[design/flow/run.sh]
#!/bin/bash
# the make line also repeats each setting of config.mk as NAME=value (left out here)
make -C /OpenROAD-flow-scripts/flow DESIGN_CONFIG=/design/flow/config.mk WORK_HOME=/design/flow/orfs CLKGATE_MAP_FILE= finish
[design/flow/config.mk]
export PLATFORM = sky130hd
export DESIGN_NAME = processor
export DESIGN_NICKNAME = processor
export VERILOG_FILES = /design/flow/design.v
export SDC_FILE = /design/flow/constraint.sdc
export NUM_CORES = 4
export LEC_CHECK = 0
export ABC_AREA = 1
export CAP_MARGIN = 10
export CELL_PAD_IN_SITES_GLOBAL_PLACEMENT = 1
export CORE_ASPECT_RATIO = 1.51
export CORE_MARGIN = 2
export CORE_UTILIZATION = 19
export CTS_CLUSTER_DIAMETER = 398
export CTS_CLUSTER_SIZE = 43
export GPL_ROUTABILITY_DRIVEN = 0
export GPL_TIMING_DRIVEN = 0
export HOLD_SLACK_MARGIN = -0.03
export MAX_ROUTING_LAYER = met4
export MIN_ROUTING_LAYER = met1
export PLACE_DENSITY_LB_ADDON = 0.11
export SLEW_MARGIN = 25
export TNS_END_PERCENT = 10
[design/flow/constraint.sdc]
create_clock -name core_clock -period 3.65 [get_ports {clk}]
set_input_delay 0.7300 -clock core_clock [delete_from_list [all_inputs] [get_ports {clk}]]
set_output_delay 0.7300 -clock core_clock [all_outputs]
set_load 0.01 [all_outputs]
[design/flow/design.v]
`timescale 1ns/1ps
module processor(a,b,instruction,clk,rst,y);
    input [31:0] a,b;
    input [31:0] instruction;
    input clk, rst;
    wire [31:0] rs1, rs2;
    output [31:0] y;
    wire [31:0] rd;
    wire [4:0] rs1_address, rs2_address, rd_address;
    wire [6:0] opcode, p;
    wire [2:0] func;
    wire [3:0] cs;
    instruction_decoder id(instruction,opcode,clk,p,func,rs1_address,rs2_address,rd_address);
    register_bank rg(a,b,rs1_address,rs2_address,rd_address,rd,rs1,rs2,rst,clk);
    controller cn(p,func,cs);
    alu ar(rs1,rs2,cs,rd,y);
endmodule
`timescale 1ns/1ps
module instruction_decoder(instruction,opcode,clk,p,func,rs1_address,rs2_address,rd_address);
    input [31:0] instruction;
    input clk;
    output reg [6:0] opcode, p;
    output reg [2:0] func;
    output reg [4:0] rs1_address, rs2_address, rd_address;
    always@(instruction) begin
        opcode = instruction[6:0];
        p = instruction[31:25];
        func = instruction[14:12];
        rs1_address = instruction[19:15];
        rs2_address = instruction[24:20];
        rd_address = instruction[11:7];
    end
endmodule
`timescale 1ns/1ps
module register_bank (a,b,rs1_address,rs2_address,rd_address,rd,rs1,rs2,rst,clk);
    input [31:0] a,b,rd;
    input [4:0] rs1_address,rs2_address,rd_address;
    input rst,clk;
    output reg [31:0] rs1,rs2;
    always@(posedge clk) begin
        if(rst==0) begin
            rs1 <= (rs1_address==rs2_address) ? b : a;
            rs2 <= b;
        end
    end
endmodule
`timescale 1ns/1ps
module controller(p,func,cs);
    input [2:0] func;
    input [6:0] p;
    output reg [3:0] cs;
    always@(func,p) begin
        cs = {p[5],func};
    end
endmodule
`timescale 1ns/1ps
module alu(rs1,rs2,cs,rd,y);
    input [3:0] cs;
    output reg [31:0] y;
    input [31:0] rs1, rs2;
    output reg [31:0] rd;
    wire signed [31:0] sA = rs1;
    wire signed [31:0] sB = rs2;
    parameter
      ADD = 4'b0000,
      SUB = 4'b1000,
      SLL = 4'b0001,
      SLT = 4'b0010,
      SLTU = 4'b0011,
      XOR = 4'b0100,
      SRL = 4'b0101,
      SRA = 4'b1101,
      OR = 4'b0110,
      AND = 4'b0111;
    always@(cs,rs1,rs2) begin
    case(cs)
        ADD: begin
            rd = rs1+rs2;
            y=rd;
        end
        SUB: begin
            rd = rs1-rs2;
            y=rd;
        end
        SLL:begin
            rd = rs1 << rs2[4:0];
            y=rd;
        end
        SLT: begin
            rd = {31'd0,(sA < sB)};
            y=rd;
        end
        SLTU: begin
            rd = {31'd0,(rs1 < rs2)};
            y=rd;
        end
        XOR: begin
            rd = rs1 ^ rs2;
            y=rd;
        end
        SRL: begin
            rd = rs1 >> rs2[4:0];
            y=rd;
        end
        SRA: begin
            rd = sA >>> rs2[4:0];
            y=rd;
        end
        OR: begin
            rd = rs1 | rs2;
            y=rd;
        end
        AND: begin
            rd = rs1 & rs2;
            y=rd;
        end
        default: begin
            rd = 0; y=rd;
        end
    endcase
    end
endmodule
==> results of run 1 <==
## metal layers
metal | routed length [microns] | vias to the layer above | share of wire
met5 | 0 | - | 0
met4 | 6578 | 0 | 0.077
met3 | 2610 | 222 | 0.030
met2 | 44660 | 579 | 0.52
met1 | 31980 | 7802 | 0.37
li1 | - | 7574 | -
## timing repair
item                                    CTS  global route
pin swaps                                45            47
gates resized                           392           202
cloned                                    2             0
buffers inserted                         65            34
endpoints found under the setup margin   32            32
## final cells by class
| class | instances | area (sq um) | share of cell area |
|---|---|---|---|
| clock buffers | 10 | 229.0 | 0.01327 |
| flip-flops and latches | 64 | 1922 | 0.1114 |
| well taps | 877 | 1097 | 0.06359 |
| clock inverters | 6 | 92.59 | 0.005366 |
| repair buffers | 213 | 1823 | 0.1056 |
| inverters | 307 | 1204 | 0.06976 |
| multi-input cells | 1724 | 10160 | 0.5887 |
| plain buffers | 89 | 729.5 | 0.04227 |
## stage by stage
step                      hold WS, ns  power [mW]  cells
after floorplan                0.8289       2.510   2187
after global routing           0.9077       5.656   3290
after CTS                      0.8775       5.152   3258
after detailed placement        1.316       3.728   3176
final                          0.9027       5.369   3290
after global placement          1.309       3.746   3175
==> results.py, run 1 <==
# Auto-generated metrics
metrics = {
    "outcome": {
        "violatedChecks": "setup timing",
        "status": "finished with violations",
    },
    "setup_path": {
        "required_ns": 2.92,
        "cp-end-kind": "output pin",
        "crit_chain": "buf_6 > inv_6 > buf_12 > buf_12 > ha_4 > buf_4 > nor2_4 > nand2_2 > nand3_4 > nand2_4 > nand2_4 > nand3_4 > nand2_4 > nand2_1 > nand3_2 > nand4_1 > buf_2",
        "crit_arrival_ns": 2.96,
        "crit_type": "flop to output pin",
        "cp.depth": 17,
        "cp-startpoint": "rg.rs2[3]$_DFFE_PN_",
        "crit_fanout": 5,
        "cpPeakStageDelay_ns": 0.43,
        "crit_path_frequent_cell": "nand2_4",
        "crit_family": "simple AND/OR/NAND/NOR gates",
        "critical_path_buf_inv_count": 6,
        "crit_slowest_cell": "edfxtp_1",
        "cp-start-kind": "flop",
        "crit_path_end": "y[16]",
    },
    "logic_synthesis": {
        "edf_count": 64,
        "syn_area_sq_mm": 0.01242,
        "synth.largest_area_cell": "nand2_1",
        "ys_types": 49,
        "yosysTopAreaCellShare": 0.2240,
        "synthTopCellsByCount": "nand2_1, nand3_1, inv_1",
        "logic_family": "simple AND/OR/NAND/NOR gates",
        "syn_area_per_cell_sq_um": 5.679,
        "mux_share": 0.02982,
        "ys.warnings.count": 4,
        "ys_sh_simple": 0.4669,
        "yosys_cells": 2187,
        "top_cell": "nand2_1",
        "top_cells_by_area": "nand2_1, edfxtp_1, nand3_1, ha_1, inv_1",
        "synth-async-reset-ratio": 0,
        "netlist_instances": 2187,
        "fp_nets": 2385,
        "synth-xor-area-share": 0.005642,
        "ys_sh_aoi": 0.1064,
        "ys.flop_type": "edfxtp_1",
        "adder_share": 0.1020,
        "ys_ff": 64,
        "ys_area_sq_mm": 0.01242,
        "synth_seq_share": 0.1547,
    },
    "route": {
        "dr.pass1.iters": 7,
        "drc": 0,
        "vias": 16180,
        "drt_iter0_drc": 1400,
        "via_per_inst": 4.917,
        "wl_per_cell_microns": 26.09,
        "drt_wl_total_mm": 85.83,
        "final_antenna_net_count": 0,
        "antenna_cells": 0,
    },
    "timing": {
        "setup_viol": 5,
        "setup_slack_ns": -0.04142,
        "period_needed_ns": 3.691,
        "drv_slew": 0,
        "finalClockPeriodUsage": 1.011,
        "rsz0062_at_grt": "yes",
        "finalSetupTns_ns": -0.1027,
        "fmax_ghz": 0.2709,
        "slew_headroom": 0.4653,
        "hold_viol": 0,
        "worst_pin_slew_ns": 0.7996,
    },
    "cts": {
        "htreeDepth": 3,
        "cts_buffers": 9,
        "cts.path.max_buffers": 2,
        "clkSlewWorstSetupHoldPaths_ns": 0.08,
        "cts_tree": "yes",
        "cts_sinks": 64,
        "clockRootBuffer": "clkbuf_16",
        "postCtsHoldBufs": 0,
    },
    "cells_and_area": {
        "nNetsFinal": 2606,
        "utilization": 0.2659,
        "fin_area_sq_mm": 0.01726,
        "fill_cells": 7481,
        "area_growth_pct": 38.94,
    },
    "pwr": {
        "p_seq_uw": 953,
        "seqPwrFrac": 0.178,
        "largestPowerGroup": "combinational cells",
        "p_sw_mw": 2.792,
        "p_int_mw": 2.577,
        "ir_worst_vdd_uv": 249.6,
        "pg_comb_mw": 3.36,
        "comb_power_share": 0.626,
        "swShare": 0.5200,
        "p_clk_mw": 1.05,
        "power.density_mw_per_mm2": 311.2,
        "p_leak_nw": 8.402,
        "pwr-share-clk": 0.196,
    },
    "global_route": {
        "grt_start_max_net_pins": 41,
        "gr-total-overflow": 0,
        "antenna_found_initial": 0,
        "gr-usage-met3": 0.01351,
        "grt.busiest_layer": "met2",
        "use_met2": 0.4748,
        "grt_pass1_wl_mm": 119.0,
        "grt.met1_usage": 0.2711,
        "grt_pass1_vias": 16570,
        "track_usage": 0.2607,
    },
    "hold_path": {
        "hold_end": "rg.rs2[28]$_DFFE_PN_",
        "min_path_type": "input port to flop",
        "hp-start": "b[28]",
        "whs_path_depth": 1,
    },
    "run": {
        "max-cap-violations": 0,
        "warnings": 112,
    },
    "floorplan": {
        "fp_util": 0.1914,
        "rows": 115,
        "core_area_sq_mm": 0.06489,
        "die_h_microns": 318.2,
        "die_w_microns": 212.1,
        "chipArea_sq_mm": 0.06747,
        "io_pins": 130,
    },
    "placement": {
        "dpl_cell_area_sq_mm": 0.01466,
        "post-place-ws_ns": -1.588,
        "port_buffers": 111,
        "hpwl_mm": 71.32,
    },
}
==> run 2, diff against run 1 <==
ABC_AREA = default   (was 1)
CAP_MARGIN = 20   (was 10)
CELL_PAD_IN_SITES_GLOBAL_PLACEMENT = default   (was 1)
CORE_ASPECT_RATIO = default   (was 1.51)
CORE_UTILIZATION = 64   (was 19)
CTS_CLUSTER_DIAMETER = 400   (was 398)
CTS_CLUSTER_SIZE = 99   (was 43)
GPL_ROUTABILITY_DRIVEN = default   (was 0)
GPL_TIMING_DRIVEN = default   (was 0)
HOLD_SLACK_MARGIN = default   (was -0.03)
MAX_ROUTING_LAYER = default   (was met4)
MIN_ROUTING_LAYER = default   (was met1)
PLACE_DENSITY = 0.86   (was default)
PLACE_DENSITY_LB_ADDON = default   (was 0.11)
SLEW_MARGIN = 20   (was 25)
TNS_END_PERCENT = default   (was 10)
clock period = 5.78 ns   (was 3.65 ns; I/O delays follow)
==> run 2 against run 1 <==
Net effect:
- now clean on timing, DRC and antenna
- critical path type unchanged
- critical path depth is 4 lower
- power is 50% lower
- non-clock buffer count is 130 lower
==> results.py, run 2 <==
# Auto-generated metrics
metrics = {
    "pwr": {
        "power_mw": 2.710,
        "power.density_mw_per_mm2": 212.8,
        "swShare": 0.4451,
        "pg_comb_mw": 1.54,
        "comb_power_share": 0.568,
        "p_int_mw": 1.504,
        "p_seq_uw": 633,
        "largestPowerGroup": "combinational cells",
        "seqPwrFrac": 0.233,
        "ir_worst_vdd_uv": 300.5,
        "p_leak_nw": 5.100,
        "p_clk_uw": 538,
        "pwr-share-clk": 0.199,
        "p_sw_mw": 1.206,
    },
    "global_route": {
        "grt_pass1_wl_mm": 68.25,
        "grt_start_max_net_pins": 82,
        "grt.busiest_layer": "met2",
        "gr-usage-met3": 0.1974,
        "antenna_found_initial": 0,
        "use_met2": 0.7056,
        "track_usage": 0.4917,
        "gr-total-overflow": 0,
        "grt_pass1_vias": 11690,
        "grt.met1_usage": 0.6444,
    },
    "placement": {
        "hpwl_mm": 32.30,
        "place_congestion": 1.114,
        "dpl_cell_area_sq_mm": 0.01240,
        "port_buffers": 111,
    },
    "route": {
        "dr.pass1.iters": 16,
        "vias": 12880,
        "drt_wl_total_mm": 45.54,
        "final_antenna_net_count": 0,
        "antenna_cells": 0,
        "wl_per_cell_microns": 26.76,
        "via_per_inst": 7.569,
        "drt_iter0_drc": 2816,
        "drc": 0,
    },
    "logic_synthesis": {
        "synth-xor-area-share": 0.01274,
        "synth-async-reset-ratio": 0,
        "synth_seq_share": 0.1747,
        "top_cell": "nor2_1",
        "yosysTopAreaCellShare": 0.1747,
        "edf_count": 64,
        "logic_family": "AND-OR/OR-AND gates",
        "fp_nets": 1590,
        "synthTopCellsByCount": "nor2_1, a21oi_1, ha_1",
        "ys_types": 88,
        "synth.largest_area_cell": "edfxtp_1",
        "ys.warnings.count": 4,
        "top_cells_by_area": "edfxtp_1, ha_1, mux4_2, a21oi_1, nor2_1",
        "adder_share": 0.1151,
        "ys_area_sq_mm": 0.01100,
        "ys_ff": 64,
        "ys_sh_simple": 0.1724,
        "yosys_cells": 1392,
        "mux_share": 0.1691,
        "syn_area_sq_mm": 0.01100,
        "syn_area_per_cell_sq_um": 7.903,
        "ys_sh_aoi": 0.2828,
        "ys.flop_type": "edfxtp_1",
        "netlist_instances": 1392,
    },
    "floorplan": {
        "die_h_microns": 135.1,
        "chipArea_sq_mm": 0.01825,
        "rows": 47,
        "io_pins": 130,
        "die_w_microns": 135.1,
        "fp_util": 0.6587,
        "core_area_sq_mm": 0.01670,
    },
    "hold_path": {
        "whs_path_depth": 1,
        "min_path_type": "input port to flop",
        "hp-start": "b[27]",
        "hold_end": "rg.rs2[27]$_DFFE_PN_",
    },
    "cells_and_area": {
        "fin_area_sq_mm": 0.01273,
        "fill_cells": 1180,
        "flop_area_sq_mm": 0.001922,
        "nNetsFinal": 1675,
        "area_growth_pct": 15.75,
        "comb_area_sq_mm": 0.008285,
    },
    "setup_path": {
        "crit_arrival_ns": 4.49,
        "crit_type": "flop to output pin",
        "crit_path_end": "y[28]",
        "crit_chain": "ha_1 > inv_1 > fa_1 > nor2b_1 > o2111a_1 > o31ai_1 > o31a_1 > o31ai_2 > nor3_1 > o31a_1 > a211o_1 > a211o_1 > clkdlybuf4s50_1",
        "cpPeakStageDelay_ns": 0.48,
        "cp-start-kind": "flop",
        "cp-end-kind": "output pin",
        "required_ns": 4.62,
        "cp.depth": 13,
        "crit_family": "AND-OR/OR-AND gates",
        "crit_fanout": 5,
        "crit_slowest_cell": "edfxtp_1",
        "cp-startpoint": "rg.rs1[0]$_DFFE_PN_",
        "critical_path_buf_inv_count": 2,
    },
    "timing": {
        "fmax_ghz": 0.1771,
        "rsz0062_at_grt": "no",
        "finalSetupTns_ns": 0,
        "drv_slew": 0,
        "slew_headroom": 0.3051,
        "setup_viol": 0,
        "worst_pin_slew_ns": 1.031,
        "period_needed_ns": 5.647,
        "hold_viol": 0,
        "finalClockPeriodUsage": 0.9771,
    },
    "cts": {
        "cts_tree": "yes",
        "cts_buffers": 9,
        "clkSlewWorstSetupHoldPaths_ns": 0.06,
        "post_cts_buffers": 0,
        "cts.path.max_buffers": 2,
        "cts_sinks": 64,
        "postCtsHoldBufs": 0,
        "post_cts_resized": 0,
        "htreeDepth": 3,
        "clockRootBuffer": "clkbuf_16",
    },
    "run": {
        "max-cap-violations": 0,
        "warnings": 110,
    },
    "outcome": {
        "status": "finished clean",
    },
}
run 2: area by class of cell:
cell class,instances,area share
timing repair buffer,172,0.1252
inverter,98,0.02889
tap,220,0.02162
clock inverter,6,0.004717
multi-input combinational,1132,0.6507
clock buffer,10,0.01798
sequential,64,0.1509
run 2: metrics by stage:
| step | util | setup slack (ns) | hold WS [ns] | instances |
|---|---|---|---|---|
| floorplan | - | 0.8567 | 1.255 | 1392 |
| global route | 0.7624 | 0.04698 | 1.415 | 1702 |
| finish | 0.7624 | 0.1326 | 1.397 | 1702 |
| global placement | 0.7424 | 0.3789 | 1.732 | 1680 |
| CTS | 0.7597 | 0.1963 | 1.397 | 1696 |
| detailed placement | 0.7424 | 0.3485 | 1.737 | 1680 |
run 2: routing by layer:
layer	wire length, microns	up-vias	part of all wire
met3	7639	357	0.17
met4	3189	0	0.070
met1	16140	5882	0.35
met5	0	-	0
li1	-	5395	-
met2	18580	1248	0.41
==> run 3, diff against run 2 <==
ABC_AREA = 1   (was default)
CORE_UTILIZATION = 65   (was 64)
CTS_CLUSTER_DIAMETER = 223   (was 400)
CTS_CLUSTER_SIZE = 65   (was 99)
HOLD_SLACK_MARGIN = 0.3   (was default)
PLACE_DENSITY = default   (was 0.86)
SETUP_SLACK_MARGIN = -0.24   (was default)
clock period = 4.32 ns   (was 5.78 ns; I/O delays follow)
==> run 3 against run 2 <==
Net effect:
- wire length increased by 15%
- die size increased by 11%
- first-iteration DRC count increased by 13%
- critical path depth decreased by 5
- cell area increased by 10%
- synthesized area increased by 13%
- combinational power increased by 34%
- now fails the layout checks on setup timing
- power increased by 37%
- sequential share of layout area decreased by 1.4 points
==> results.py, run 3 <==
# Auto-generated metrics
metrics = {
    "floorplan": {
        "io_pins": 130,
        "chipArea_sq_mm": 0.02023,
        "fp_util": 0.6639,
        "rows": 50,
        "die_h_microns": 142.2,
        "die_w_microns": 142.2,
        "core_area_sq_mm": 0.01871,
    },
    "cts": {
        "cts_buffers": 9,
        "postCtsHoldBufs": 0,
        "clockRootBuffer": "clkbuf_16",
        "post_cts_buffers": 0,
        "cts.path.max_buffers": 2,
        "htreeDepth": 3,
        "clkSlewWorstSetupHoldPaths_ns": 0.06,
        "cts_sinks": 64,
        "cts_tree": "yes",
        "post_cts_resized": 0,
    },
    "logic_synthesis": {
        "mux_share": 0.02982,
        "yosysTopAreaCellShare": 0.2240,
        "ys_ff": 64,
        "syn_area_sq_mm": 0.01242,
        "ys_sh_simple": 0.4669,
        "top_cells_by_area": "nand2_1, edfxtp_1, nand3_1, ha_1, inv_1",
        "synth-xor-area-share": 0.005642,
        "netlist_instances": 2187,
        "ys_types": 49,
        "syn_area_per_cell_sq_um": 5.679,
        "ys.flop_type": "edfxtp_1",
        "edf_count": 64,
        "synth.largest_area_cell": "nand2_1",
        "fp_nets": 2385,
        "ys.warnings.count": 4,
        "synth-async-reset-ratio": 0,
        "yosys_cells": 2187,
        "synth_seq_share": 0.1547,
        "ys_area_sq_mm": 0.01242,
        "top_cell": "nand2_1",
        "adder_share": 0.1020,
        "ys_sh_aoi": 0.1064,
        "synthTopCellsByCount": "nand2_1, nand3_1, inv_1",
        "logic_family": "simple AND/OR/NAND/NOR gates",
    },
    "route": {
        "via_per_inst": 6.527,
        "drt_iter0_drc": 3174,
        "final_antenna_net_count": 0,
        "dr.pass1.iters": 15,
        "wl_per_cell_microns": 20.85,
        "drc": 0,
        "vias": 16330,
        "drt_wl_total_mm": 52.17,
    },
    "global_route": {
        "grt_pass1_vias": 15020,
        "grt_start_max_net_pins": 66,
        "grt_pass1_wl_mm": 79.67,
        "antenna_found_initial": 2,
        "track_usage": 0.5134,
        "gr-total-overflow": 0,
    },
    "hold_path": {
        "hp-start": "b[15]",
        "min_path_type": "input port to flop",
        "whs_path_depth": 1,
        "hold_end": "rg.rs2[15]$_DFFE_PN_",
    },
    "cells_and_area": {
        "nNetsFinal": 2460,
        "utilization": 0.7494,
        "area_growth_pct": 12.87,
    },
    "pwr": {
        "power_mw": 3.725,
        "comb_power_share": 0.555,
        "p_clk_uw": 820,
        "ir_worst_vdd_uv": 281.1,
        "pg_comb_mw": 2.07,
        "p_sw_mw": 1.802,
        "seqPwrFrac": 0.225,
        "pwr-share-clk": 0.220,
        "swShare": 0.4837,
        "p_int_mw": 1.923,
        "p_leak_nw": 7.306,
        "largestPowerGroup": "combinational cells",
        "p_seq_uw": 837,
        "power.density_mw_per_mm2": 265.8,
    },
    "setup_path": {
        "crit_slowest_cell": "clkdlybuf4s50_1",
        "crit_path_end": "y[6]",
        "crit_type": "input port to output pin",
        "cp-end-kind": "output pin",
        "crit_fanout": 13,
        "crit_path_frequent_cell": "clkdlybuf4s50_1",
        "critical_path_buf_inv_count": 3,
        "required_ns": 3.46,
        "crit_chain": "clkdlybuf4s50_1 > nor2_1 > nand2_1 > buf_4 > o221ai_1 > nor3_1 > nand3_1 > clkdlybuf4s50_1",
        "crit_arrival_ns": 3.69,
        "crit_family": "buffers and inverters",
        "cpPeakStageDelay_ns": 0.61,
        "cp-start-kind": "input port",
        "cp-startpoint": "instruction[12]",
        "cp.depth": 8,
    },
    "timing": {
        "finalSetupTns_ns": -0.9122,
        "finalClockPeriodUsage": 1.054,
        "fmax_ghz": 0.2196,
        "holdWs_ns": 1.096,
        "drv_slew": 0,
        "slew_headroom": 0.4456,
        "worst_pin_slew_ns": 0.8291,
        "setup_viol": 14,
        "period_needed_ns": 4.554,
        "setup_slack_ns": -0.2339,
        "hold_viol": 0,
    },
    "placement": {
        "port_buffers": 111,
        "place_congestion": 1.116,
        "hpwl_mm": 41.08,
        "post-place-ws_ns": 0.02663,
    },
    "run": {
        "max-cap-violations": 0,
        "warnings": 112,
    },
    "outcome": {
        "violatedChecks": "setup timing",
        "status": "finished with violations",
    },
}
[run 3: layout make-up]
class / count / area [sq um]
multi-input cells: 1724 / 8826
fillers: 1593 / 4688
flip-flops and latches: 64 / 1922
well taps: 234 / 292.8
clock buffers: 9 / 225.2
clock inverters: 7 / 95.09
repair buffers: 156 / 1499
inverters: 307 / 1155
diodes: 1 / 2.502
[run 3: per-stage QoR]
stage               std cells  cell area (sq um)
finish                   2502              14020
global placement         2485              13690
global route             2501              14010
CTS                      2501              14010
detailed placement       2485              13690
floorplan                2187              12420
[run 3: per-layer routing]
metal,wire length [microns],track usage,vias to the layer above
li1,-,-,7278
met1,17940,0.6182,7107
met2,21300,0.7684,1510
met3,8237,0.1783,436
met4,4691,0.3542,0
met5,0,0,-
==> run 4, diff against run 3 <==
ABC_AREA = default   (was 1)
CORE_UTILIZATION = 58   (was 65)
CTS_CLUSTER_DIAMETER = default   (was 223)
CTS_CLUSTER_SIZE = default   (was 65)
HOLD_SLACK_MARGIN = default   (was 0.3)
SETUP_SLACK_MARGIN = 1.91   (was -0.24)
TNS_END_PERCENT = 5   (was default)
clock period = 7.0 ns   (was 4.32 ns; I/O delays follow)
==> run 4 against run 3 <==
Net effect:
- the run now finishes clean
- final cell count decreased by 30%
- via count fell by 22%
- critical path depth is 2 higher
- core utilization is 2.3 points lower
- worst hold slack improved by 0.55 ns
- synthesized area decreased by 11%
- largest power group unchanged
- critical endpoint is now y[21]
- sequential share of layout area rose by 0.48 points
==> results.py, run 4 <==
# Auto-generated metrics
metrics = {
    "cts": {
        "htreeDepth": 3,
        "cts_tree": "yes",
        "cts_buffers": 9,
        "clockRootBuffer": "clkbuf_16",
        "cts_sinks": 64,
        "clkSlewWorstSetupHoldPaths_ns": 0.05,
        "cts.path.max_buffers": 2,
    },
    "route": {
        "dr.pass1.iters": 8,
        "drc": 0,
        "vias": 12670,
        "final_antenna_net_count": 0,
        "antenna_cells": 0,
        "drt_iter0_drc": 2135,
        "drt_wl_total_mm": 45.83,
        "via_per_inst": 7.259,
        "wl_per_cell_microns": 26.25,
    },
    "pwr": {
        "largestPowerGroup": "combinational cells",
        "swShare": 0.4274,
        "power_mw": 2.350,
        "p_clk_uw": 516,
        "p_int_mw": 1.345,
        "p_leak_nw": 5.453,
        "power.density_mw_per_mm2": 173.5,
        "p_sw_mw": 1.004,
        "comb_power_share": 0.558,
        "p_seq_uw": 523,
        "seqPwrFrac": 0.222,
        "ir_worst_vdd_uv": 223.4,
        "pg_comb_mw": 1.31,
        "pwr-share-clk": 0.219,
    },
    "logic_synthesis": {
        "ys_types": 88,
        "ys_ff": 64,
        "mux_share": 0.1691,
        "logic_family": "AND-OR/OR-AND gates",
        "synth-xor-area-share": 0.01274,
        "fp_nets": 1590,
        "edf_count": 64,
        "top_cells_by_area": "edfxtp_1, ha_1, mux4_2, a21oi_1, nor2_1",
        "top_cell": "nor2_1",
        "netlist_instances": 1392,
        "adder_share": 0.1151,
        "yosysTopAreaCellShare": 0.1747,
        "yosys_cells": 1392,
        "syn_area_sq_mm": 0.01100,
        "synth.largest_area_cell": "edfxtp_1",
        "syn_area_per_cell_sq_um": 7.903,
        "ys.warnings.count": 4,
        "ys_sh_simple": 0.1724,
        "ys.flop_type": "edfxtp_1",
        "synthTopCellsByCount": "nor2_1, a21oi_1, ha_1",
        "ys_sh_aoi": 0.2828,
        "synth-async-reset-ratio": 0,
        "synth_seq_share": 0.1747,
        "ys_area_sq_mm": 0.01100,
    },
    "setup_path": {
        "crit_family": "buffers and inverters",
        "critical_path_buf_inv_count": 6,
        "crit_chain": "dlygate4sd2_1 > buf_6 > buf_4 > or3_1 > buf_4 > nor2_1 > buf_4 > a221o_1 > a221o_1 > clkdlybuf4s50_1",
        "crit_path_end": "y[21]",
        "crit_slowest_cell": "clkdlybuf4s50_1",
        "crit_type": "input port to output pin",
        "cp-end-kind": "output pin",
        "cp-start-kind": "input port",
        "crit_arrival_ns": 3.96,
        "cp.depth": 10,
        "required_ns": 5.60,
        "crit_fanout": 13,
        "crit_path_frequent_cell": "buf_4",
        "cp-startpoint": "instruction[12]",
        "cpPeakStageDelay_ns": 0.49,
    },
    "cells_and_area": {
        "nNetsFinal": 1705,
        "area_growth_pct": 23.10,
        "fill_cells": 1455,
        "fin_area_sq_mm": 0.01354,
    },
    "hold_path": {
        "hold_end": "rg.rs2[24]$_DFFE_PN_",
        "min_path_type": "input port to flop",
        "hp-start": "b[24]",
        "whs_path_depth": 1,
    },
    "outcome": {
        "status": "finished clean",
    },
    "placement": {
        "port_buffers": 111,
        "dpl_cell_area_sq_mm": 0.01227,
        "place_congestion": 1.077,
        "hpwl_mm": 32.03,
    },
    "floorplan": {
        "core_area_sq_mm": 0.01864,
        "io_pins": 130,
        "die_w_microns": 141.7,
        "fp_util": 0.5901,
        "die_h_microns": 141.7,
        "rows": 50,
        "chipArea_sq_mm": 0.02008,
    },
    "global_route": {
        "antenna_found_initial": 0,
        "grt_start_max_net_pins": 65,
        "gr-total-overflow": 0,
        "grt_pass1_wl_mm": 69.10,
        "grt_pass1_vias": 11780,
        "track_usage": 0.4499,
    },
    "timing": {
        "finalClockPeriodUsage": 0.7663,
        "worst_pin_slew_ns": 0.7991,
        "rsz0062_at_grt": "yes",
        "setup_viol": 0,
        "finalSetupTns_ns": 0,
        "drv_slew": 0,
        "hold_viol": 0,
        "period_needed_ns": 5.364,
        "fmax_ghz": 0.1864,
        "slew_headroom": 0.4672,
    },
    "run": {
        "warnings": 115,
        "max-cap-violations": 0,
    },
}
## run 4: per-layer routing
layer,GRT usage,vias to the layer above,share of wire,routed length (microns)
met2,0.6952,1081,0.43,19770
li1,-,5450,-,-
met1,0.6094,5921,0.37,16910
met5,0,-,0,0
met4,0.1732,0,0.051,2332
met3,0.1124,222,0.15,6819
## run 4: area by class of cell
cell class | instances | area [sq um] | area share
Inverter | 98 | 367.9 | 0.02716
Sequential cell | 64 | 1922 | 0.1419
Clock inverter | 7 | 120.1 | 0.008870
Timing Repair Buffer | 202 | 1899 | 0.1403
Multi-Input combinational cell | 1132 | 8715 | 0.6435
Clock buffer | 9 | 225.2 | 0.01663
Tap cell | 234 | 292.8 | 0.02162
## run 4: through the flow
step                setup WS [ns]  cells  utilization  hold slack (ns)
floorplan                   2.001   1392            -            1.499
global route                1.541   1746       0.7264            1.649
finish                      1.636   1746       0.7264            1.649
CTS                         1.676   1741       0.7177            1.642
global placement           0.9026   1678       0.6583            1.975
detailed placement         0.8987   1678       0.6583            1.983
## run 4: what timing repair did
action | 4_1_cts | 5_1_grt
gates cloned | 2 | 0
hold endpoints to repair | 0 | 0
hold buffers | 0 | 0
pin swaps | 20 | 7
gates resized | 112 | 34
buffers inserted | 45 | 5
setup endpoints to repair | 32 | 32
==> run 5, diff against run 4 <==
CORE_UTILIZATION = 55   (was 58)
SETUP_SLACK_MARGIN = 1.85   (was 1.91)
==> run 5 against run 4 <==
Net effect:
- count of clock-buffer cells in the layout is 2 higher
- largest power group unchanged
- global-route usage is 5.3 points lower
- flip-flop count stayed put
- critical path depth is 1 higher
- sequential power is 0.8% lower
- final cell count is 1.2% higher
- largest cell class unchanged
- via count is 2.1% lower
==> results.py, run 5 <==
# Auto-generated metrics
metrics = {
    "setup_path": {
        "crit_type": "input port to output pin",
        "crit_fanout": 10,
        "required_ns": 5.60,
        "crit_path_end": "y[13]",
        "cp-end-kind": "output pin",
        "cpPeakStageDelay_ns": 0.54,
        "crit_chain": "clkdlybuf4s50_1 > buf_6 > nor2_4 > and2_4 > nand2_1 > buf_6 > o22ai_1 > a211o_1 > o21ai_0 > o221ai_1 > clkdlybuf4s50_1",
        "crit_family": "buffers and inverters",
        "cp-start-kind": "input port",
        "cp-startpoint": "instruction[14]",
        "crit_arrival_ns": 4.03,
        "cp.depth": 11,
        "crit_slowest_cell": "clkdlybuf4s50_1",
        "critical_path_buf_inv_count": 4,
    },
    "run": {
        "warnings": 114,
        "max-cap-violations": 0,
    },
    "route": {
        "drt_iter0_drc": 1723,
        "dr.pass1.iters": 7,
        "via_per_inst": 7.022,
        "antenna_cells": 0,
        "drt_wl_total_mm": 43.83,
        "vias": 12410,
        "final_antenna_net_count": 0,
        "wl_per_cell_microns": 24.81,
        "drc": 0,
    },
    "logic_synthesis": {
        "ys_ff": 64,
        "synth_seq_share": 0.1747,
        "synth-async-reset-ratio": 0,
        "netlist_instances": 1392,
        "synth-xor-area-share": 0.01274,
        "yosys_cells": 1392,
        "logic_family": "AND-OR/OR-AND gates",
        "top_cell": "nor2_1",
        "synthTopCellsByCount": "nor2_1, a21oi_1, ha_1",
        "ys.flop_type": "edfxtp_1",
        "syn_area_per_cell_sq_um": 7.903,
        "synth.largest_area_cell": "edfxtp_1",
        "adder_share": 0.1151,
        "ys_sh_simple": 0.1724,
        "fp_nets": 1590,
        "edf_count": 64,
        "mux_share": 0.1691,
        "ys_types": 88,
        "top_cells_by_area": "edfxtp_1, ha_1, mux4_2, a21oi_1, nor2_1",
        "ys.warnings.count": 4,
        "yosysTopAreaCellShare": 0.1747,
        "syn_area_sq_mm": 0.01100,
        "ys_area_sq_mm": 0.01100,
        "ys_sh_aoi": 0.2828,
    },
    "hold_path": {
        "hold_end": "rg.rs2[29]$_DFFE_PN_",
        "whs_path_depth": 1,
        "hp-start": "b[29]",
        "min_path_type": "input port to flop",
    },
    "floorplan": {
        "rows": 51,
        "die_h_microns": 145.4,
        "chipArea_sq_mm": 0.02115,
        "io_pins": 130,
        "die_w_microns": 145.4,
        "fp_util": 0.5634,
        "core_area_sq_mm": 0.01953,
    },
    "timing": {
        "worst_pin_slew_ns": 0.7927,
        "finalSetupTns_ns": 0,
        "setup_slack_ns": 1.567,
        "setup_viol": 0,
        "hold_viol": 0,
        "rsz0062_at_grt": "yes",
        "period_needed_ns": 5.433,
        "drv_slew": 0,
        "slew_headroom": 0.4715,
        "fmax_ghz": 0.1841,
        "finalClockPeriodUsage": 0.7761,
    },
    "placement": {
        "port_buffers": 111,
        "post-place-ws_ns": 0.9056,
        "place_congestion": 1.079,
        "hpwl_mm": 32.46,
    },
    "cts": {
        "clkSlewWorstSetupHoldPaths_ns": 0.05,
        "cts_tree": "yes",
        "cts_buffers": 9,
        "clockRootBuffer": "clkbuf_16",
        "postCtsHoldBufs": 0,
        "htreeDepth": 3,
        "cts_sinks": 64,
        "cts.path.max_buffers": 2,
    },
    "cells_and_area": {
        "comb_area_sq_mm": 0.008681,
        "flop_area_sq_mm": 0.001922,
        "nNetsFinal": 1696,
        "area_growth_pct": 21.58,
        "fill_cells": 1641,
    },
    "pwr": {
        "p_leak_nw": 5.309,
        "power.density_mw_per_mm2": 166.3,
        "ir_worst_vdd_uv": 241.4,
        "largestPowerGroup": "combinational cells",
        "p_clk_uw": 422,
        "pwr-share-clk": 0.190,
        "p_sw_uw": 964.7,
        "swShare": 0.4337,
        "pg_comb_mw": 1.28,
        "comb_power_share": 0.577,
        "p_seq_uw": 519,
        "seqPwrFrac": 0.233,
        "p_int_mw": 1.260,
    },
    "outcome": {
        "status": "finished clean",
    },
    "global_route": {
        "track_usage": 0.3964,
        "grt_pass1_wl_mm": 65.49,
        "gr-total-overflow": 0,
        "antenna_found_initial": 1,
        "grt_pass1_vias": 11240,
        "grt_start_max_net_pins": 66,
    },
}
run 5: layout make-up:
type | instances | share of cell area
multi-input combinational | 1133 | 0.6491
inverter | 98 | 0.02779
timing repair buffer | 192 | 0.1338
clock buffer | 11 | 0.01740
tap | 265 | 0.02479
sequential | 64 | 0.1437
clock inverter | 4 | 0.003461
run 5: timing repair:
| item | CTS | global route |
|---|---|---|
| setup endpoints to repair | 32 | 32 |
| cloned | 1 | 0 |
| buffers inserted | 31 | 8 |
| resized | 95 | 28 |
| pin swaps | 14 | 5 |
run 5: per-stage QoR:
stage	hold slack [ns]	util	cell area [sq um]	std cells	power, mW
final	1.648	0.6849	13370	1767	2.224
after global routing	1.652	0.6849	13370	1767	2.324
after CTS	1.638	0.6756	13190	1759	2.160
after detailed placement	1.982	0.6316	12330	1712	1.682
after global placement	1.978	0.6316	12330	1712	1.666
after floorplan	1.499	-	11000	1392	1.286
run 5: per-layer routing:
| layer | track usage | wire length, microns | vias up |
|---|---|---|---|
| li1 | - | - | 5422 |
| met1 | 0.5342 | 16540 | 5819 |
| met2 | 0.6033 | 18830 | 995 |
| met3 | 0.1047 | 6271 | 169 |
| met4 | 0.1696 | 2180 | 2 |
| met5 | 0 | 13 | - |
==> run 6, diff against run 5 <==
CELL_PAD_IN_SITES_DETAIL_PLACEMENT = 1   (was default)
CORE_ASPECT_RATIO = 1.15   (was default)
CORE_MARGIN = 9   (was 2)
CORE_UTILIZATION = 40   (was 55)
GPL_ROUTABILITY_DRIVEN = 1   (was default)
GPL_TIMING_DRIVEN = 0   (was default)
HOLD_SLACK_MARGIN = -0.01   (was default)
MIN_ROUTING_LAYER = met2   (was default)
SETUP_SLACK_MARGIN = default   (was 1.85)
SLEW_MARGIN = 15   (was 20)
TNS_END_PERCENT = 60   (was 5)
clock period = 11.1 ns   (was 7.0 ns; I/O delays follow)
==> run 6 against run 5 <==
Net effect:
- still clean on timing, DRC and antenna
- synthesized area unchanged
- non-clock buffer count rose by 20
- count of clock-buffer cells in the layout down 2
- final cell count is 6.7% higher
- sequential share of layout area is 0.53 points higher
- core utilization decreased by 20 points
- combinational power fell by about 30%
- global-route usage increased by 17 points
- critical path depth increased by 4
- critical path type is now flop to output pin
==> results.py, run 6 <==
# Auto-generated metrics
metrics = {
    "outcome": {
        "status": "finished clean",
    },
    "pwr": {
        "swShare": 0.4959,
        "p_sw_uw": 761.1,
        "comb_power_share": 0.581,
        "p_int_uw": 773.8,
        "p_clk_uw": 287,
        "p_seq_uw": 356,
        "pwr-share-clk": 0.187,
        "largestPowerGroup": "combinational cells",
        "power.density_mw_per_mm2": 119.0,
        "seqPwrFrac": 0.232,
        "ir_worst_vdd_uv": 108.2,
        "pg_comb_uw": 892,
        "power_mw": 1.535,
        "p_leak_nw": 5.012,
    },
    "setup_path": {
        "crit_arrival_ns": 6.93,
        "required_ns": 8.88,
        "crit_slowest_cell": "a221oi_1",
        "crit_chain": "clkinv_1 > buf_1 > clkbuf_1 > buf_2 > ha_1 > o211ai_1 > o211ai_1 > a221oi_1 > o211ai_1 > a41oi_2 > o31ai_1 > a211o_1 > o21ba_1 > o21ai_1 > clkdlybuf4s50_1",
        "crit_path_frequent_cell": "o211ai_1",
        "cp-start-kind": "flop",
        "crit_family": "buffers and inverters",
        "cp-end-kind": "output pin",
        "cp-startpoint": "rg.rs2[2]$_DFFE_PN_",
        "crit_path_end": "y[31]",
        "crit_type": "flop to output pin",
        "cpPeakStageDelay_ns": 0.77,
        "crit_fanout": 11,
        "critical_path_buf_inv_count": 5,
        "cp.depth": 15,
    },
    "cts": {
        "post_cts_buffers": 0,
        "clkSlewWorstSetupHoldPaths_ns": 0.05,
        "clockRootBuffer": "clkbuf_16",
        "cts_buffers": 9,
        "postCtsHoldBufs": 0,
        "post_cts_resized": 0,
        "cts_tree": "yes",
        "htreeDepth": 3,
        "cts.path.max_buffers": 2,
        "cts_sinks": 64,
    },
    "global_route": {
        "grt_start_max_net_pins": 43,
        "antenna_found_initial": 0,
        "grt_pass1_wl_mm": 93.02,
        "gr-total-overflow": 0,
        "track_usage": 0.5666,
        "grt_pass1_vias": 19710,
    },
    "run": {
        "warnings": 110,
        "max-cap-violations": 0,
    },
    "placement": {
        "post-place-ws_ns": 2.559,
        "hpwl_mm": 48.92,
        "place_congestion": 1.133,
        "port_buffers": 111,
        "dp_cells": 1869,
    },
    "logic_synthesis": {
        "ys.warnings.count": 4,
        "top_cells_by_area": "edfxtp_1, ha_1, mux4_2, a21oi_1, nor2_1",
        "ys_sh_simple": 0.1724,
        "top_cell": "nor2_1",
        "fp_nets": 1590,
        "logic_family": "AND-OR/OR-AND gates",
        "adder_share": 0.1151,
        "ys.flop_type": "edfxtp_1",
        "synth-xor-area-share": 0.01274,
        "ys_types": 88,
        "syn_area_per_cell_sq_um": 7.903,
        "synthTopCellsByCount": "nor2_1, a21oi_1, ha_1",
        "netlist_instances": 1392,
        "ys_ff": 64,
        "mux_share": 0.1691,
        "ys_area_sq_mm": 0.01100,
        "ys_sh_aoi": 0.2828,
        "synth.largest_area_cell": "edfxtp_1",
        "synth-async-reset-ratio": 0,
        "edf_count": 64,
        "syn_area_sq_mm": 0.01100,
        "synth_seq_share": 0.1747,
        "yosysTopAreaCellShare": 0.1747,
        "yosys_cells": 1392,
    },
    "hold_path": {
        "min_path_type": "input port to flop",
        "hp-start": "b[23]",
        "whs_path_depth": 1,
        "hold_end": "rg.rs2[23]$_DFFE_PN_",
    },
    "route": {
        "drt_iter0_drc": 6161,
        "vias": 17610,
        "dr.pass1.iters": 36,
        "wl_per_cell_microns": 34.55,
        "drt_wl_total_mm": 65.13,
        "drc": 0,
        "via_per_inst": 9.340,
        "final_antenna_net_count": 0,
    },
    "floorplan": {
        "fp_util": 0.4101,
        "chipArea_sq_mm": 0.03381,
        "die_w_microns": 172.6,
        "core_area_sq_mm": 0.02683,
        "rows": 64,
        "io_pins": 130,
        "die_h_microns": 195.8,
    },
    "cells_and_area": {
        "nNetsFinal": 1715,
        "final_cells": 1885,
        "fill_cells": 3273,
        "area_growth_pct": 17.23,
    },
    "timing": {
        "setup_slack_ns": 1.952,
        "finalSetupTns_ns": 0,
        "finalClockPeriodUsage": 0.8241,
        "worst_pin_slew_ns": 1.210,
        "rsz0062_at_grt": "no",
        "hold_viol": 0,
        "setup_viol": 0,
        "period_needed_ns": 9.148,
        "slew_headroom": 0.1904,
        "drv_slew": 0,
        "fmax_ghz": 0.1093,
    },
}
run 6: final cells by class:
class | count | area, sq um | area share
diodes | 2 | 5.005 | 0.0003881
plain buffers | 98 | 436.7 | 0.03386
clock buffers | 9 | 225.2 | 0.01746
clock inverters | 5 | 50.05 | 0.003881
inverters | 98 | 367.9 | 0.02852
multi-input cells | 1132 | 8292 | 0.6430
flip-flops and latches | 64 | 1922 | 0.1490
well taps | 363 | 454.2 | 0.03522
repair buffers | 114 | 1144 | 0.08868
run 6: stage by stage:
stage | cell area [sq um] | hold slack [ns] | utilization
detailed placement | 12610 | 2.803 | 0.4701
global placement | 12570 | 2.794 | 0.4684
finish | 12900 | 2.443 | 0.4807
floorplan | 11000 | 2.319 | -
CTS | 12890 | 2.444 | 0.4804
global route | 12890 | 2.455 | 0.4806
run 6: per-layer routing:
layer	vias up	track usage	part of all wire
met2	5406	0.6172	0.42
met1	5483	-	0
met4	48	0.3181	0.18
met5	-	0.3680	0.016
met3	1243	0.6710	0.39
li1	5425	-	-
==> run 7, diff against run 6 <==
ABC_AREA = 0   (was default)
CELL_PAD_IN_SITES_DETAIL_PLACEMENT = default   (was 1)
CORE_ASPECT_RATIO = 0.66   (was 1.15)
CORE_MARGIN = 2   (was 9)
CORE_UTILIZATION = 64   (was 40)
GPL_TIMING_DRIVEN = 1   (was 0)
HOLD_SLACK_MARGIN = -0.1   (was -0.01)
MAX_ROUTING_LAYER = met4   (was default)
MIN_ROUTING_LAYER = default   (was met2)
SLEW_MARGIN = 35   (was 15)
TNS_END_PERCENT = default   (was 60)
clock period = 4.41 ns   (was 11.1 ns; I/O delays follow)
==> run 7 against run 6 <==
Net effect:
- the run now fails in global routing
- synthesized area unchanged
- synthesized cell count is the same
- die size shrank 46%
==> results.py, run 7 <==
# Auto-generated metrics
metrics = {
    "logic_synthesis": {
        "logic_family": "AND-OR/OR-AND gates",
        "ys_sh_aoi": 0.2828,
        "syn_area_per_cell_sq_um": 7.903,
        "ys_ff": 64,
        "synth-async-reset-ratio": 0,
        "ys_types": 88,
        "ys.flop_type": "edfxtp_1",
        "ys_sh_simple": 0.1724,
        "top_cell": "nor2_1",
        "adder_share": 0.1151,
        "yosys_cells": 1392,
        "syn_area_sq_mm": 0.01100,
        "netlist_instances": 1392,
        "synth_seq_share": 0.1747,
        "edf_count": 64,
        "synth-xor-area-share": 0.01274,
        "fp_nets": 1590,
        "synth.largest_area_cell": "edfxtp_1",
        "ys.warnings.count": 4,
        "top_cells_by_area": "edfxtp_1, ha_1, mux4_2, a21oi_1, nor2_1",
        "mux_share": 0.1691,
        "synthTopCellsByCount": "nor2_1, a21oi_1, ha_1",
        "yosysTopAreaCellShare": 0.1747,
        "ys_area_sq_mm": 0.01100,
    },
    "global_route": {
        "track_usage": 0.9127,
        "gr-total-overflow": 275,
    },
    "cts": {
        "clockRootBuffer": "clkbuf_16",
        "cts_buffers": 9,
        "cts.path.max_buffers": 2,
        "cts_sinks": 64,
        "postCtsHoldBufs": 0,
        "htreeDepth": 3,
    },
    "placement": {
        "place_congestion": 1.210,
        "post-place-ws_ns": -0.2663,
        "port_buffers": 111,
        "hpwl_mm": 35.80,
    },
    "outcome": {
        "status": "stopped before the end",
        "stop_stage": "global routing",
        "firstError": "[ERROR GRT-0232] Routing congestion too high. Check the congestion heatmap in the GUI.",
    },
    "floorplan": {
        "fp_util": 0.6611,
        "core_area_sq_mm": 0.01664,
        "chipArea_sq_mm": 0.01828,
        "die_w_microns": 165.4,
        "rows": 38,
        "io_pins": 130,
        "die_h_microns": 110.5,
    },
}
-- run 7: routing by layer --
layer | overflow | GRT usage
met5 | - | -
met4 | 95 | 0.8667
met3 | 27 | 0.8418
met2 | 124 | 0.9733
met1 | 29 | 0.9247
-- run 7: metrics by stage --
step / std cells / area (sq um)
4_1_cts: 1889 / 14620
3_5_place_dp: 1833 / 13560
3_3_place_gp: 1833 / 13560
2_1_floorplan: 1392 / 11000
-- run 7: timing repair --
action,CTS
pin swaps,45
endpoints found under the setup margin,30
buffers inserted,39
resized,168
cloned,2
==> run 8, diff against run 7 <==
ABC_AREA = 1   (was 0)
CORE_MARGIN = 9   (was 2)
CORE_UTILIZATION = 52   (was 64)
HOLD_SLACK_MARGIN = default   (was -0.1)
clock period = 8.62 ns   (was 4.41 ns; I/O delays follow)
==> run 8 against run 7 <==
Net effect:
- the run now finishes clean
- synthesized cell count rose by 57%
- synthesized area grew 13%
- die size up 64%
==> results.py, run 8 <==
# Auto-generated metrics
metrics = {
    "pwr": {
        "p_leak_nw": 7.128,
        "p_seq_uw": 416,
        "comb_power_share": 0.565,
        "p_clk_uw": 384,
        "largestPowerGroup": "combinational cells",
        "pwr-share-clk": 0.208,
        "power_mw": 1.840,
        "ir_worst_vdd_uv": 108.5,
        "p_sw_uw": 916.8,
        "p_int_uw": 923.3,
        "pg_comb_mw": 1.04,
        "seqPwrFrac": 0.226,
        "swShare": 0.4982,
        "power.density_mw_per_mm2": 133.2,
    },
    "timing": {
        "slew_headroom": 0.3449,
        "rsz0062_at_grt": "no",
        "setup_slack_ns": 1.866,
        "finalSetupTns_ns": 0,
        "period_needed_ns": 6.754,
        "finalClockPeriodUsage": 0.7835,
        "holdWs_ns": 1.936,
        "worst_pin_slew_ns": 0.9815,
        "setup_viol": 0,
        "hold_viol": 0,
        "drv_slew": 0,
        "fmax_ghz": 0.1481,
    },
    "placement": {
        "post-place-ws_ns": 2.012,
        "port_buffers": 111,
        "place_congestion": 1.126,
        "dp_cells": 2526,
        "hpwl_mm": 43.96,
        "dpl_cell_area_sq_mm": 0.01351,
    },
    "global_route": {
        "antenna_found_initial": 0,
        "grt_pass1_wl_mm": 81.01,
        "track_usage": 0.3634,
        "grt_pass1_vias": 13490,
        "grt_start_max_net_pins": 68,
        "gr-total-overflow": 0,
    },
    "setup_path": {
        "critical_path_buf_inv_count": 3,
        "cp-startpoint": "instruction[14]",
        "cp-start-kind": "input port",
        "crit_arrival_ns": 5.03,
        "required_ns": 6.90,
        "crit_type": "input port to output pin",
        "cp-end-kind": "output pin",
        "cp.depth": 10,
        "crit_chain": "clkdlybuf4s50_1 > inv_2 > nor2_1 > nand3_2 > o21ai_0 > a211oi_1 > nand2_1 > a21oi_1 > nand3_1 > clkdlybuf4s50_1",
        "crit_path_end": "y[24]",
        "crit_family": "simple AND/OR/NAND/NOR gates",
        "cpPeakStageDelay_ns": 0.81,
        "crit_path_frequent_cell": "clkdlybuf4s50_1",
        "crit_slowest_cell": "nand3_2",
        "crit_fanout": 32,
    },
    "route": {
        "drc": 0,
        "dr.pass1.iters": 8,
        "via_per_inst": 6.146,
        "drt_wl_total_mm": 55.40,
        "drt_iter0_drc": 2948,
        "wl_per_cell_microns": 21.79,
        "met2_length_mm": 20.91,
        "final_antenna_net_count": 0,
        "dr.max_layer_used": "met4",
        "wl_met1_mm": 22.37,
        "vias": 15620,
        "antenna_cells": 0,
        "met3_wirelength_mm": 10.07,
    },
    "logic_synthesis": {
        "top_cell": "nand2_1",
        "yosys_cells": 2187,
        "syn_area_sq_mm": 0.01242,
        "synth-xor-area-share": 0.005642,
        "netlist_instances": 2187,
        "ys_area_sq_mm": 0.01242,
        "ys_ff": 64,
        "syn_area_per_cell_sq_um": 5.679,
        "logic_family": "simple AND/OR/NAND/NOR gates",
        "synthTopCellsByCount": "nand2_1, nand3_1, inv_1",
        "adder_share": 0.1020,
        "top_cells_by_area": "nand2_1, edfxtp_1, nand3_1, ha_1, inv_1",
        "synth_seq_share": 0.1547,
        "ys.flop_type": "edfxtp_1",
        "ys_sh_aoi": 0.1064,
        "mux_share": 0.02982,
        "yosysTopAreaCellShare": 0.2240,
        "synth-async-reset-ratio": 0,
        "ys.warnings.count": 4,
        "fp_nets": 2385,
        "ys_types": 49,
        "edf_count": 64,
        "ys_sh_simple": 0.4669,
        "synth.largest_area_cell": "nand2_1",
    },
    "cells_and_area": {
        "final_cells": 2542,
        "utilization": 0.5939,
        "area_growth_pct": 11.20,
        "nNetsFinal": 2430,
        "fin_area_sq_mm": 0.01381,
    },
    "floorplan": {
        "chipArea_sq_mm": 0.02989,
        "die_w_microns": 208.2,
        "die_h_microns": 143.6,
        "fp_util": 0.5341,
        "rows": 45,
        "io_pins": 130,
        "core_area_sq_mm": 0.02325,
    },
    "hold_path": {
        "min_path_type": "input port to flop",
        "hold_end": "rg.rs2[5]$_DFFE_PN_",
        "hp-start": "b[5]",
        "whs_path_depth": 1,
    },
    "cts": {
        "cts_buffers": 9,
        "clockRootBuffer": "clkbuf_16",
        "cts_tree": "yes",
        "cts.path.max_buffers": 2,
        "post_cts_resized": 0,
        "cts_sinks": 64,
        "postCtsHoldBufs": 0,
        "htreeDepth": 3,
        "clkSlewWorstSetupHoldPaths_ns": 0.07,
        "post_cts_buffers": 0,
    },
    "run": {
        "warnings": 112,
        "max-cap-violations": 0,
    },
    "outcome": {
        "status": "finished clean",
    },
}
## run 8: final cells by class
type / count / area (sq um)
fillers: 2388 / 9443
multi-input cells: 1724 / 8831
flip-flops and latches: 64 / 1922
repair buffers: 126 / 1224
inverters: 307 / 1155
well taps: 305 / 381.6
clock buffers: 9 / 225.2
clock inverters: 7 / 72.57
## run 8: metal layers
layer,GRT usage,up-vias
li1,-,7221
met5,-,-
met2,0.4779,1393
met1,0.4933,6869
met3,0.1375,140
met4,0.1236,0
==> run 9, diff against run 8 <==
ABC_AREA = default   (was 1)
CORE_ASPECT_RATIO = default   (was 0.66)
CORE_MARGIN = 2   (was 9)
CORE_UTILIZATION = 58   (was 52)
CTS_CLUSTER_DIAMETER = 28   (was default)
CTS_CLUSTER_SIZE = 90   (was default)
GPL_ROUTABILITY_DRIVEN = default   (was 1)
GPL_TIMING_DRIVEN = default   (was 1)
HOLD_SLACK_MARGIN = 0.29   (was default)
MAX_ROUTING_LAYER = default   (was met4)
SETUP_SLACK_MARGIN = 0.93   (was default)
SLEW_MARGIN = 20   (was 35)
TNS_END_PERCENT = 5   (was default)
clock period = 3.53 ns   (was 8.62 ns; I/O delays follow)
==> run 9 against run 8 <==
Net effect:
- the run now fails in global routing
- die size decreased by 33%
- synthesized area decreased by 11%
- synthesized cell count down 36%
==> results.py, run 9 <==
# Auto-generated metrics
metrics = {
    "outcome": {
        "status": "stopped before the end",
        "stop_stage": "global routing",
    },
    "floorplan": {
        "rows": 50,
        "die_h_microns": 141.7,
        "chipArea_sq_mm": 0.02008,
        "die_w_microns": 141.7,
        "fp_util": 0.5901,
        "io_pins": 130,
        "core_area_sq_mm": 0.01864,
    },
    "logic_synthesis": {
        "synthTopCellsByCount": "nor2_1, a21oi_1, ha_1",
        "synth_seq_share": 0.1747,
        "logic_family": "AND-OR/OR-AND gates",
        "synth.largest_area_cell": "edfxtp_1",
        "ys_types": 88,
        "syn_area_per_cell_sq_um": 7.903,
        "adder_share": 0.1151,
        "ys_area_sq_mm": 0.01100,
        "fp_nets": 1590,
        "edf_count": 64,
        "ys_ff": 64,
        "top_cells_by_area": "edfxtp_1, ha_1, mux4_2, a21oi_1, nor2_1",
        "yosysTopAreaCellShare": 0.1747,
        "ys_sh_simple": 0.1724,
        "ys.warnings.count": 4,
        "top_cell": "nor2_1",
        "netlist_instances": 1392,
        "synth-async-reset-ratio": 0,
        "synth-xor-area-share": 0.01274,
        "mux_share": 0.1691,
        "ys_sh_aoi": 0.2828,
        "yosys_cells": 1392,
        "syn_area_sq_mm": 0.01100,
        "ys.flop_type": "edfxtp_1",
    },
    "placement": {
        "place_congestion": 1.152,
        "hpwl_mm": 40.04,
        "dp_cells": 2064,
        "post-place-ws_ns": -0.8592,
        "port_buffers": 111,
        "dpl_cell_area_sq_mm": 0.01526,
    },
    "cts": {
        "postCtsHoldBufs": 0,
        "cts.path.max_buffers": 2,
        "cts_sinks": 64,
        "htreeDepth": 3,
        "clockRootBuffer": "clkbuf_16",
        "cts_buffers": 9,
    },
}
==> run 9: per-stage QoR <==
step                utilization  TNS [ns]
detailed placement       0.8187    -20.98
floorplan                     -    -1.758
global placement         0.8187    -19.44
CTS                      0.8794    -16.68
==> run 9: repair_timing <==
item | 4_1_cts
gates cloned | 3
pin swaps | 42
resized | 214
buffers inserted | 21
setup endpoints to repair | 32
==> run 10, diff against run 9 <==
ABC_AREA = 1   (was default)
CAP_MARGIN = 5   (was 20)
CELL_PAD_IN_SITES_DETAIL_PLACEMENT = 1   (was default)
CORE_ASPECT_RATIO = 0.97   (was default)
CORE_MARGIN = 9   (was 2)
CORE_UTILIZATION = 52   (was 58)
CTS_CLUSTER_DIAMETER = 361   (was 28)
CTS_CLUSTER_SIZE = 72   (was 90)
GPL_ROUTABILITY_DRIVEN = 1   (was default)
GPL_TIMING_DRIVEN = 0   (was default)
HOLD_SLACK_MARGIN = 0.13   (was 0.29)
MAX_ROUTING_LAYER = met4   (was default)
MIN_ROUTING_LAYER = met2   (was default)
PLACE_DENSITY_LB_ADDON = 0.27   (was default)
SETUP_SLACK_MARGIN = 1.35   (was 0.93)
SLEW_MARGIN = 40   (was 20)
TNS_END_PERCENT = 10   (was 5)
clock period = 8.62 ns   (was 3.53 ns; I/O delays follow)
==> run 10 against run 9 <==
Net effect:
- the run again fails in global routing
- synthesized cell count increased by 57%
- die size increased by 48%
- synthesized area increased by 13%
==> results.py, run 10 <==
# Auto-generated metrics
metrics = {
    "logic_synthesis": {
        "syn_area_sq_mm": 0.01242,
        "top_cell": "nand2_1",
        "mux_share": 0.02982,
        "synth_seq_share": 0.1547,
        "ys_sh_aoi": 0.1064,
        "synth-async-reset-ratio": 0,
        "netlist_instances": 2187,
        "synth.largest_area_cell": "nand2_1",
        "ys.warnings.count": 4,
        "syn_area_per_cell_sq_um": 5.679,
        "fp_nets": 2385,
        "ys_ff": 64,
        "synthTopCellsByCount": "nand2_1, nand3_1, inv_1",
        "ys.flop_type": "edfxtp_1",
        "yosys_cells": 2187,
        "synth-xor-area-share": 0.005642,
        "ys_area_sq_mm": 0.01242,
        "top_cells_by_area": "nand2_1, edfxtp_1, nand3_1, ha_1, inv_1",
        "logic_family": "simple AND/OR/NAND/NOR gates",
        "adder_share": 0.1020,
        "yosysTopAreaCellShare": 0.2240,
        "edf_count": 64,
        "ys_types": 49,
        "ys_sh_simple": 0.4669,
    },
    "global_route": {
        "track_usage": 1.025,
        "gr-total-overflow": 1726,
    },
    "floorplan": {
        "chipArea_sq_mm": 0.02977,
        "core_area_sq_mm": 0.02340,
        "die_w_microns": 174.9,
        "rows": 55,
        "io_pins": 130,
        "die_h_microns": 170.2,
        "fp_util": 0.5308,
    },
    "cts": {
        "postCtsHoldBufs": 0,
        "cts_sinks": 64,
        "clockRootBuffer": "clkbuf_16",
        "post_cts_resized": 0,
        "cts.path.max_buffers": 2,
        "post_cts_buffers": 0,
        "htreeDepth": 3,
        "cts_buffers": 9,
    },
    "placement": {
        "hpwl_mm": 62.06,
        "port_buffers": 111,
        "place_congestion": 1.662,
    },
    "outcome": {
        "status": "stopped before the end",
        "stop_stage": "global routing",
        "firstError": "[ERROR GRT-0116] Global routing finished with congestion. Check the congestion regions in the DRC Viewer.",
    },
}
-- run 10: per-stage QoR --
step	setup WS, ns	instances	cell area, sq um
2_1_floorplan	4.146	2187	12420
3_3_place_gp	2.271	2611	13920
3_5_place_dp	2.023	2612	13940
4_1_cts	1.921	2628	14210
-- run 10: metal layers --
layer  GRT overflow  track usage
met1              -            -
met2            330       0.9587
met3           1219        1.204
met4            177       0.8712
met5              -            -
==> run 11, diff against run 10 <==
ABC_AREA = default   (was 1)
CAP_MARGIN = 20   (was 5)
CELL_PAD_IN_SITES_DETAIL_PLACEMENT = default   (was 1)
CORE_ASPECT_RATIO = default   (was 0.97)
CORE_MARGIN = 2   (was 9)
CORE_UTILIZATION = 58   (was 52)
CTS_CLUSTER_DIAMETER = 28   (was 361)
CTS_CLUSTER_SIZE = default   (was 72)
GPL_ROUTABILITY_DRIVEN = default   (was 1)
GPL_TIMING_DRIVEN = default   (was 0)
HOLD_SLACK_MARGIN = default   (was 0.13)
MAX_ROUTING_LAYER = default   (was met4)
MIN_ROUTING_LAYER = default   (was met2)
PLACE_DENSITY_LB_ADDON = default   (was 0.27)
SETUP_SLACK_MARGIN = 0.93   (was 1.35)
SLEW_MARGIN = 20   (was 40)
TNS_END_PERCENT = 5   (was 10)
clock period = 5.27 ns   (was 8.62 ns; I/O delays follow)
==> run 11 against run 10 <==
Net effect:
- the run now finishes clean
- synthesized area is 11% lower
- synthesized cell count fell by 36%
- die size shrank 33%
==> results.py, run 11 <==
# Auto-generated metrics
metrics = {
    "outcome": {
        "status": "finished clean",
    },
    "pwr": {
        "largestPowerGroup": "combinational cells",
        "p_clk_uw": 515,
        "ir_worst_vdd_uv": 269.8,
        "p_seq_uw": 676,
        "comb_power_share": 0.615,
        "power.density_mw_per_mm2": 221.4,
        "seqPwrFrac": 0.219,
        "power_mw": 3.089,
        "pg_comb_mw": 1.90,
        "p_leak_nw": 5.660,
        "pwr-share-clk": 0.167,
        "p_sw_mw": 1.383,
        "swShare": 0.4475,
        "p_int_mw": 1.707,
    },
    "setup_path": {
        "crit_chain": "buf_6 > ha_2 > fa_2 > o21ba_4 > nor4_4 > o211a_1 > o21ai_2 > o21ai_2 > a211o_1 > a31o_1 > a2111oi_0 > or4_1 > clkbuf_2",
        "crit_slowest_cell": "edfxtp_1",
        "cp.depth": 13,
        "crit_fanout": 3,
        "cpPeakStageDelay_ns": 0.44,
        "crit_path_end": "y[0]",
        "crit_arrival_ns": 3.68,
        "cp-start-kind": "flop",
        "crit_path_frequent_cell": "o21ai_2",
        "critical_path_buf_inv_count": 2,
        "cp-end-kind": "output pin",
        "required_ns": 4.22,
        "cp-startpoint": "rg.rs2[0]$_DFFE_PN_",
        "crit_type": "flop to output pin",
        "crit_family": "AND-OR/OR-AND gates",
    },
    "logic_synthesis": {
        "top_cells_by_area": "edfxtp_1, ha_1, mux4_2, a21oi_1, nor2_1",
        "ys_types": 88,
        "logic_family": "AND-OR/OR-AND gates",
        "ys.flop_type": "edfxtp_1",
        "synth-xor-area-share": 0.01274,
        "top_cell": "nor2_1",
        "syn_area_sq_mm": 0.01100,
        "ys_ff": 64,
        "ys_sh_simple": 0.1724,
        "edf_count": 64,
        "synth.largest_area_cell": "edfxtp_1",
        "mux_share": 0.1691,
        "yosys_cells": 1392,
        "netlist_instances": 1392,
        "yosysTopAreaCellShare": 0.1747,
        "synth-async-reset-ratio": 0,
        "fp_nets": 1590,
        "ys_sh_aoi": 0.2828,
        "ys_area_sq_mm": 0.01100,
        "synthTopCellsByCount": "nor2_1, a21oi_1, ha_1",
        "ys.warnings.count": 4,
        "adder_share": 0.1151,
        "synth_seq_share": 0.1747,
        "syn_area_per_cell_sq_um": 7.903,
    },
    "cts": {
        "cts_tree": "yes",
        "postCtsHoldBufs": 0,
        "clockRootBuffer": "clkbuf_16",
        "htreeDepth": 3,
        "cts_sinks": 64,
        "cts.path.max_buffers": 2,
        "clkSlewWorstSetupHoldPaths_ns": 0.05,
        "cts_buffers": 9,
    },
    "timing": {
        "hold_viol": 0,
        "finalClockPeriodUsage": 0.8975,
        "period_needed_ns": 4.730,
        "holdWs_ns": 1.307,
        "slew_headroom": 0.4625,
        "finalSetupTns_ns": 0,
        "worst_pin_slew_ns": 0.7978,
        "setup_viol": 0,
        "rsz0062_at_grt": "yes",
        "drv_slew": 0,
        "fmax_ghz": 0.2114,
    },
    "cells_and_area": {
        "area_growth_pct": 26.82,
        "nNetsFinal": 1754,
        "final_cells": 1795,
        "utilization": 0.7483,
    },
    "run": {
        "warnings": 114,
        "max-cap-violations": 0,
    },
    "global_route": {
        "gr-total-overflow": 0,
        "grt_pass1_vias": 12110,
        "antenna_found_initial": 1,
        "track_usage": 0.4573,
        "grt_start_max_net_pins": 65,
        "grt_pass1_wl_mm": 70.15,
    },
    "floorplan": {
        "core_area_sq_mm": 0.01864,
        "chipArea_sq_mm": 0.02008,
        "die_w_microns": 141.7,
        "io_pins": 130,
        "fp_util": 0.5901,
        "die_h_microns": 141.7,
        "rows": 50,
    },
    "placement": {
        "place_congestion": 1.099,
        "hpwl_mm": 33.44,
        "dp_cells": 1730,
        "port_buffers": 111,
    },
    "route": {
        "vias": 13120,
        "via_per_inst": 7.311,
        "antenna_cells": 0,
        "wl_per_cell_microns": 26.72,
        "dr.pass1.iters": 12,
        "drc": 0,
        "drt_iter0_drc": 2614,
        "drt_wl_total_mm": 47.96,
        "final_antenna_net_count": 0,
    },
    "hold_path": {
        "min_path_type": "input port to flop",
        "hold_end": "rg.rs2[5]$_DFFE_PN_",
        "whs_path_depth": 1,
        "hp-start": "b[5]",
    },
}
run 11: area by class of cell:
class / instances / area, sq um
clock buffer: 11 / 232.7
clock inverter: 5 / 23.77
timing repair buffer: 251 / 2305
tap: 234 / 292.8
fill: 1371 / 4692
inverter: 98 / 370.4
multi-input combinational: 1132 / 8805
sequential: 64 / 1922
run 11: timing repair:
| item | CTS | global route |
|---|---|---|
| pin swaps | 29 | 27 |
| resized | 117 | 67 |
| gates cloned | 4 | 0 |
| endpoints found under the setup margin | 32 | 32 |
| buffers inserted | 24 | 21 |
run 11: stage by stage:
step | cell area, sq um | worst slack [ns]
after floorplan | 11030 | 0.9417
after global placement | 12710 | 0.1065
after detailed placement | 12710 | 0.1054
after CTS | 13560 | 0.6148
after global routing | 13950 | 0.4968
final | 13950 | 0.5400
run 11: per-layer routing:
layer,global-route usage,share of wire,vias up
met5,0,0,-
met4,0.2084,0.069,0
met3,0.1569,0.16,316
met2,0.6834,0.41,1186
met1,0.5986,0.36,6077
li1,-,-,5544
No activity file was given, so power comes from the tool's default toggle rates.
